## Lab4
module Lab4(CLK, RST, INSTR, PC, REG0, REG1, REG2, REG3, REG4, REG5, REG6, REG7, 
		inst_opcode, ALUopcode, ALU_result, Zero, outDMEM, ALU_A, ALU_B);
	input	CLK, RST;
	input		[15:0]	INSTR;
	output 		[5:0]	PC;
	output 		[15:0]	REG0, REG1, REG2, REG3, REG4, REG5, REG6, REG7;
	output 		[4:0]	inst_opcode;
	output 		[2:0]	ALUopcode;
	output 		[15:0]	ALU_result, outDMEM, ALU_A, ALU_B;
	output				Zero;
	wire 				PCSrc, RegSrc, RegWrEn, ALUSrc, DmemWrEn, WrSrc;
	Control c(.PCSrc(PCSrc), .RegSrc(RegSrc), 
			.RegWrEn(RegWrEn), .ALUSrc(ALUSrc), 
			.ALUopcode(ALUopcode), 
			.DmemWrEn(DmemWrEn), .WrSrc(WrSrc), 
			.INST(inst_opcode), .z(Zero));
	Datapath d(	.CLK(CLK), .RST(RST), .INSTR(INSTR), .PCSrc(PCSrc), .RegSrc(RegSrc), 
				.RegWrEn(RegWrEn), .ALUSrc(ALUSrc), 
				.ALUopcode(ALUopcode), .DmemWrEn(DmemWrEn), 
				.WrSrc(WrSrc), .INST(inst_opcode), .Zero(Zero), .PC(PC),
				.REG0(REG0), .REG1(REG1), .REG2(REG2), .REG3(REG3), 
				.REG4(REG4), .REG5(REG5), .REG6(REG6), .REG7(REG7), .ALU_result(ALU_result),
				.outDMEM(outDMEM), .ALU_A(ALU_A), .ALU_B(ALU_B)
				);
endmodule
clock: 9.21 ns
lec_check: 0
cap_margin: 20
cell_pad_in_sites_global_placement: 2
core_margin: 2
core_utilization: 37
place_density: 0.82
slew_margin: 5
tns_end_percent: 60
run.sh (not shown) runs the stock make flow with config.mk's settings and CLKGATE_MAP_FILE=.
The baseline ran to the end with no violations.
==> next run, changes <==
--- a/flow/config.mk
+++ b/flow/config.mk
@@ -10,5 +10,4 @@
 export CORE_MARGIN = 2
-export CORE_UTILIZATION = 37
-export PLACE_DENSITY = 0.82
-export SLEW_MARGIN = 5
-export TNS_END_PERCENT = 60
+export CORE_UTILIZATION = 40
+export PLACE_DENSITY = 0.84
+export SLEW_MARGIN = 20
==> flow/constraint.sdc (replaced) <==
create_clock -name core_clock -period 12.0 [get_ports {CLK}]
set_input_delay 2.4000 -clock core_clock [delete_from_list [all_inputs] [get_ports {CLK}]]
set_output_delay 2.4000 -clock core_clock [all_outputs]
set_load 0.01 [all_outputs]
What happened:
- The changed run went through all stages and came out clean
- via count is lower by a few percent
- design area is lower by a few percent
- synthesized area is unchanged
- clock skew is higher by 0.0090 ns
- combinational power is lower by well over a third
- clock-buffer cell count is higher by 6
- non-clock buffer count is lower by 206
- wire length is lower by a few percent
- sequential power is lower by a quarter to a third
- critical path depth is lower by 1
- synthesized cell count stays the same

========
build 56:
Starting RTL as in the previous note.
// Lab4
module Lab4(CLK, RST, INSTR, PC, REG0, REG1, REG2, REG3, REG4, REG5, REG6, REG7, 
		inst_opcode, ALUopcode, ALU_result, Zero, outDMEM, ALU_A, ALU_B);
Settings: LEC_CHECK=0, ABC_AREA=1, CAP_MARGIN=20, CORE_MARGIN=2, CORE_UTILIZATION=71, CTS_CLUSTER_SIZE=98, PLACE_DENSITY=0.6, SLEW_MARGIN=20; clock period 9.37 ns.
Build 56 | status: complete | timing, DRC, antenna: pass
What build 6 does differently from build 56 at the input level:
- a change of CORE_UTILIZATION from 71 to 65
- a change of PLACE_DENSITY from 0.6 to 0.38
- a change of the clock period (ns, I/O delays scaled along) from 9.37 to 5.37
==> results <==
Effective utilization at floorplan delta for build 6 relative to build 56: 6.2 points lower
For adder and majority cell fraction of the synthesized area, build 56 and build 6 come out practically identical.
Build 6 against build 56: number of flip-flops and latches in the synthesized netlist held; die area went up 9.0%; deepest level of the CTS H-tree held; count of cells resized by post-cts repair went up 262; row count went up 3.
| total I/O pin count | build 6 vs build 56 | ≈ equal |
Diff build 56 -> build 6 | number of buffers inserted to repair setup after CTS | increase of 84
Lower instance area after placement was reported by build 56, not build 6.
Re y dimension of the die: build 56 was lower than build 6.
Status(build 6) = ERROR, stage = 5_1_grt
Changes in build 54 relative to build 6:
- CORE_UTILIZATION: 65 -> 51
- ABC_AREA: 1 -> unset
- PLACE_DENSITY: 0.38 -> 0.6
- CTS_CLUSTER_SIZE: 98 -> unset
- the clock period (ns, I/O delays scaled along): 5.37 -> 7.03
Notes after the runs:
Build 54: flow complete, layout not clean; failing: negative setup slack. Of build 6 and build 54, the run reporting the lower total core area was build 6. Row share of synthesized area occupied by flip-flops and latches: build 54 lower / build 6 higher. Tally of unique sky130hd cells used after synthesis grows by more than half when moving from build 6 to build 54. Compared with build 6, build 54 shows a higher final HPWL from detailed placement. Build 54 gives more area share of and-or/or-and cells after synthesis than build 6 did. Average size of a mapped cell went up by more than a quarter going from build 6 to build 54. Looking at area after synthesis across both flows, build 54 is the weaker of the two, with build 6 ahead. Total die size (build 54 vs. build 6) increases by more than a quarter. Initial cell density of the core: build 6 and build 54 compared, higher one is build 6.
Modified inputs, build 33 compared to build 54
- setting CELL_PAD_IN_SITES_GLOBAL_PLACEMENT to 2 for the first time
- setting MAX_ROUTING_LAYER to met4 for the first time
- setting HOLD_SLACK_MARGIN to 0.18 for the first time
- changing CORE_UTILIZATION from 51 to 40
- changing PLACE_DENSITY from 0.6 to 0.84
- changing the clock period (ns, I/O delays scaled along) from 7.03 to 12.0
Findings:
Build 33 reached the end of the flow, and the finished layout is clean on the timing, DRC and antenna checks. As far as post-synthesis share of cell area spent on full adders, half adders and majority gates goes, build 33 and build 54 are indistinguishable; the numbers are identical. In the final reports, the cell area of build 33 is smaller than that of build 54. When build 33 is measured against build 54, its share of power burned in the clock network turns out 4.8 points higher. From build 54 to build 33 the numbers moved as follows: amount of wire on met3 after detailed routing has decreased, clock-buffer cell count increased 7. In the tables for build 33 and build 54, leakage power figure reads lower with build 33. Compared with build 54, build 33 shows a lower cell area power density. Per the comparison of build 33 with build 54, width of the die higher; number of global-route vias before repair lost 14%.

========
Lab4 again, from the RTL that the note above started with.
Settings: LEC_CHECK=0, CAP_MARGIN=20, CORE_MARGIN=2, CORE_UTILIZATION=51, SETUP_SLACK_MARGIN=1.91, SLEW_MARGIN=20; clock period 6.47 ns.
The first run finished but failed the layout checks on setup timing.
Next try:
- CORE_UTILIZATION: 51 -> 58
- PLACE_DENSITY: unset -> 0.6
- SETUP_SLACK_MARGIN: 1.91 -> unset
- clock period: 6.47 -> 6.81 ns (I/O delays scaled with it)
The new run finished but failed the layout checks on setup timing. First-iteration DRC count rose by 64%. Final area fell by 3.4%. Sequential share of layout area rose by 1.2 points. Total power fell by 4.8%. Register-to-register slack gets better by 0.68 ns. Sequential cell count does not change. Clock skew rose by 0.018 ns. Setup slack gets better by 0.18 ns. Synthesized area is unchanged. Count of clock-buffer cells in the layout fell by 1.
Next try:
- CELL_PAD_IN_SITES_DETAIL_PLACEMENT: unset -> 2
- CELL_PAD_IN_SITES_GLOBAL_PLACEMENT: unset -> 1
- CORE_UTILIZATION: 58 -> 40
- clock period: 6.81 -> 12.0 ns (I/O delays scaled with it)
- Now the flow completed with no timing, DRC or antenna violations
- clock power goes down by 42%
- worst setup slack gains 1.0 ns
- first-iteration DRC count goes down by 62%
- cell area goes down by about 18%
- wire length goes down by about 10%
- total power goes down by 56%
- via count goes down by 21%
Next try:
- CELL_PAD_IN_SITES_DETAIL_PLACEMENT: 2 -> unset
- CELL_PAD_IN_SITES_GLOBAL_PLACEMENT: 1 -> unset
- CORE_UTILIZATION: 40 -> 66
- CTS_CLUSTER_SIZE: unset -> 54
- PLACE_DENSITY: 0.6 -> 0.91
- TNS_END_PERCENT: unset -> 35
- clock period: 12.0 -> 7.47 ns (I/O delays scaled with it)
=>
- Now the flow never finished: it broke off in global routing (5_1_grt)
- die size goes down by well over a third
- synthesized cell count is unchanged
- synthesized area stays the same
Next try:
- CORE_UTILIZATION: 66 -> 61
- CTS_CLUSTER_SIZE: 54 -> 41
- PLACE_DENSITY: 0.91 -> 0.79
- SETUP_SLACK_MARGIN: unset -> -0.33
- TNS_END_PERCENT: 35 -> 40
- clock period: 7.47 -> 6.47 ns (I/O delays scaled with it)
Outcome: The new run failed in global routing (5_1_grt) with GRT-0232; synthesized area is unchanged; die area increases by a little under a tenth; synthesized cell count is unchanged.

========
Lab4 again, from the RTL that the note above started with.
Settings: LEC_CHECK=0, CAP_MARGIN=20, CORE_MARGIN=2, CORE_UTILIZATION=68, CTS_CLUSTER_DIAMETER=362, CTS_CLUSTER_SIZE=41, MAX_ROUTING_LAYER=met4, PLACE_DENSITY=0.67, SETUP_SLACK_MARGIN=-0.35, SLEW_MARGIN=20, TNS_END_PERCENT=40; clock period 6.47 ns.
The first run did not get past 5_1_grt on GRT-0232.
Edit:
Settings changed: CORE_UTILIZATION 68 to 55, CTS_CLUSTER_DIAMETER 362 to unset, CTS_CLUSTER_SIZE 41 to unset, MAX_ROUTING_LAYER met4 to unset, PLACE_DENSITY 0.67 to unset, SETUP_SLACK_MARGIN -0.35 to -0.43, TNS_END_PERCENT 40 to 5.
Result:
- Now the flow produced a layout that fails on negative setup slack
- area after synthesis does not change
- die size rises by a quarter to a third
- synthesized cell count stays the same
Edit:
Settings changed: CORE_UTILIZATION 55 to 57, CTS_CLUSTER_SIZE set to 53, PLACE_DENSITY set to 0.6, SETUP_SLACK_MARGIN -0.43 to unset, SLEW_MARGIN 20 to 25, TNS_END_PERCENT 5 to unset.
Clock period 6.47 ns to 6.56 ns, I/O delays scaled along.
Effect: The changed run finished but failed the layout checks on negative setup slack; worst setup slack is better by 0.46 ns; critical path depth shrinks by 1; die area falls by 3.4%; cell area rises by 7.3%; area after synthesis stays the same; power came out higher by 14%; sequential cell count is unchanged; global-route usage came out higher by 4.4 points.
Edit:
Settings changed: CORE_UTILIZATION 57 to 40, CTS_CLUSTER_SIZE 53 to unset, SLEW_MARGIN 25 to 20.
Clock period 6.56 ns to 11.7 ns, I/O delays scaled along.
Outcome:
- This time the run ran to the end with no violations
- cell area came out lower by about a fifth
- wire length came out lower by about a fifth
- first-iteration DRC count fell by well over a third
- worst setup slack gets better by 1.1 ns
- non-clock buffer count came out lower by 529
- hold slack loses 0.071 ns
Power figures rest on the tool's default switching activity, not on a simulated workload.
